== violet ==
// DOUBLY_PIPELINE
module DOUBLY_PIPELINE(clk,xi,yi,r,ang,xf,yf);
input signed[15:0] xi,yi;
input clk;
output reg signed [15:0] r,ang;
output reg signed [15:0] xf,yf;
 wire signed [15:0] ri,angi;
 wire  signed [15:0] xfi,yfi;
wire  signed [15:0] g1,g2,g3,g4,g5,g6,g7,g8;
ROTATING x1(clk,xi,yi,g1,g2,g3,g4,g5,g6,g7,g8,xfi,yfi);     
VECTORING x2(clk,xi,yi,g1,g2,g3,g4,g5,g6,g7,g8,ri,angi);  
always @(*)
begin 
xf<=xfi;
yf<=yfi;  
r<=ri;
ang<=angi;
end
endmodule
Size in the first run: roughly 750 flip-flops, ~72000 sq um of cells after synthesis.
clock: 15.5 ns
lec_check: 0
abc_area: 1
cap_margin: 10
core_margin: 2
core_utilization: 71
cts_cluster_diameter: 221
cts_cluster_size: 80
gpl_routability_driven: 1
gpl_timing_driven: 1
place_density: 0.67
setup_slack_margin: 4.62
slew_margin: 20
run.sh (not shown) runs the stock make flow with config.mk's settings and CLKGATE_MAP_FILE=.
violet failed in global routing (5_1_grt) with ODB-0269.
[inputs] sierra vs violet
Settings: removing SETUP_SLACK_MARGIN (formerly 4.62); changing CTS_CLUSTER_SIZE from 80 to 16; changing CAP_MARGIN from 10 to 35; changing GPL_ROUTABILITY_DRIVEN from 1 to 0; removing PLACE_DENSITY (formerly 0.67); changing the clock period (ns, I/O delays scaled along) from 15.5 to 15.0.
Findings:
In sierra the implementation completed, yet the final layout does not meet the checks, the culprit being negative setup slack.
Changes observed in sierra relative to violet: CTS buffer count higher; number of post-CTS setup repair buffers lower.
As far as count of mapped cells out of synthesis goes, sierra and violet are indistinguishable; the numbers are identical.
[inputs] harbor vs sierra
Settings: a deleted GPL_ROUTABILITY_DRIVEN that had been 0; a deleted CTS_CLUSTER_SIZE that had been 16; a change of CAP_MARGIN from 35 to 20; a deleted ABC_AREA that had been 1; a change of CORE_UTILIZATION from 71 to 61; a deleted GPL_TIMING_DRIVEN that had been 1; a deleted CTS_CLUSTER_DIAMETER that had been 221; a change of the clock period (ns, I/O delays scaled along) from 15.0 to 12.1.
Findings:
- Ran to the end and failed final checks on negative setup slack: harbor.
- x2.r[14]$_DFF_P_ as the critical path endpoint was reported by sierra, and x1.xf[14]$_DFF_P_ by harbor.
- From sierra to harbor the numbers moved as follows: number of nets at the end of the flow rose by about 4%, area of all sequential standard cells stayed essentially flat, time the worst path needs with I/O delays and setup rose by 1.28 ns.
- sierra ended up with simple AND/OR/NAND/NOR gates as its dominant non-sequential cell family after synthesis; harbor ended up with adder cells.
- Route | harbor vs sierra | wire longer in harbor
diff inputs: harbor => willow
Settings: CORE_UTILIZATION now 65, was 61; the clock period (ns, I/O delays scaled along) now 16.9, was 12.1.
[summary]
- Final checks on willow, whose flow otherwise completed, came back failing, citing negative setup slack.
- Looking at met3 wire length across harbor and willow, the one that comes out lower is harbor.
- willow ended with less maximum frequency than harbor.
- Comparing harbor against willow, there is no change at all in synthesized cell count.
- Number of antenna-violating nets in the routed design: harbor vs willow identical
- On sequential cell count, harbor and willow are neck and neck.
- Summary of the comparison: aggregate global-route resource usage is higher in willow, relative to harbor.
- Going from harbor to willow, via count of the first global-routing pass shrank by a few percent.
- Lower worst setup slack was reported by harbor, not willow.
- harbor has a lower transition time at the pin with the least slew margin than willow.


Setup of pepper:
Starting RTL as in the previous note.
Settings: LEC_CHECK=0, ABC_AREA=0, CAP_MARGIN=10, CELL_PAD_IN_SITES_DETAIL_PLACEMENT=1, CORE_ASPECT_RATIO=1.28, CORE_MARGIN=2, CORE_UTILIZATION=71, CTS_CLUSTER_DIAMETER=342, CTS_CLUSTER_SIZE=80, GPL_ROUTABILITY_DRIVEN=0, GPL_TIMING_DRIVEN=0, MAX_ROUTING_LAYER=met4, PLACE_DENSITY_LB_ADDON=0.25, SETUP_SLACK_MARGIN=-2.0, SLEW_MARGIN=10; clock period 31.4 ns.
pepper did not finish; a tool error ended it in detailed placement.
Here is what was changed in the inputs of yarrow compared with pepper.
Settings: GPL_TIMING_DRIVEN: 0 -> unset; CELL_PAD_IN_SITES_DETAIL_PLACEMENT: 1 -> unset; CTS_CLUSTER_SIZE: 80 -> unset; MAX_ROUTING_LAYER: met4 -> unset; SETUP_SLACK_MARGIN: -2.0 -> unset; CORE_ASPECT_RATIO: 1.28 -> unset; CORE_UTILIZATION: 71 -> 47; GPL_ROUTABILITY_DRIVEN: 0 -> unset; CAP_MARGIN: 10 -> 20; ABC_AREA: 0 -> unset; CTS_CLUSTER_DIAMETER: 342 -> unset; SLEW_MARGIN: 10 -> 20; PLACE_DENSITY_LB_ADDON: 0.25 -> unset; the clock period (ns, I/O delays scaled along): 31.4 -> 22.5.
--- outcome ---
yarrow went all the way through synthesis, placement and routing and the layout is clean on timing, DRC and antenna. The synthesized cell count was comparable across pepper and yarrow. Going from pepper to yarrow, area after synthesis comparable, net count after synthesis comparable, and-or/or-and share of the synthesized area comparable, die size now larger.
For amber, these inputs were changed with respect to yarrow:
Settings: GPL_TIMING_DRIVEN newly set to 0; SETUP_SLACK_MARGIN newly set to 1.84; MAX_ROUTING_LAYER newly set to met5; PLACE_DENSITY_LB_ADDON newly set to 0.01; CTS_CLUSTER_DIAMETER newly set to 260; CORE_UTILIZATION changed from 47 to 51; ABC_AREA newly set to 1; the clock period (ns, I/O delays scaled along) changed from 22.5 to 20.3.
Results
On largest stage delay on the critical path, amber tracks yarrow almost exactly. Changes observed in amber relative to yarrow: amount of wire on met3 after detailed routing lower, worst setup slack up 2.14 ns.
Edits applied to the flow inputs when going from amber to lagoon:
Settings: removing SETUP_SLACK_MARGIN (formerly 1.84); removing GPL_TIMING_DRIVEN (formerly 0); removing ABC_AREA (formerly 1); removing PLACE_DENSITY_LB_ADDON (formerly 0.01); removing MAX_ROUTING_LAYER (formerly met5); removing CTS_CLUSTER_DIAMETER (formerly 260); changing CORE_UTILIZATION from 51 to 40; changing the clock period (ns, I/O delays scaled along) from 20.3 to 22.5.
Results
amber -> lagoon: sequential cell count delta 0, exact match
Fraction of synthesis flops using an asynchronous set or reset pin: lagoon vs amber, no meaningful difference
Starting utilization of the core area: lagoon vs amber down 11 points
Lower number of placed cells counting well taps was reported by lagoon, not amber.
Sequential share of layout area down 0.61 points in lagoon wrt amber
Diff amber -> lagoon | multi-input combinational cell count | decrease of 238
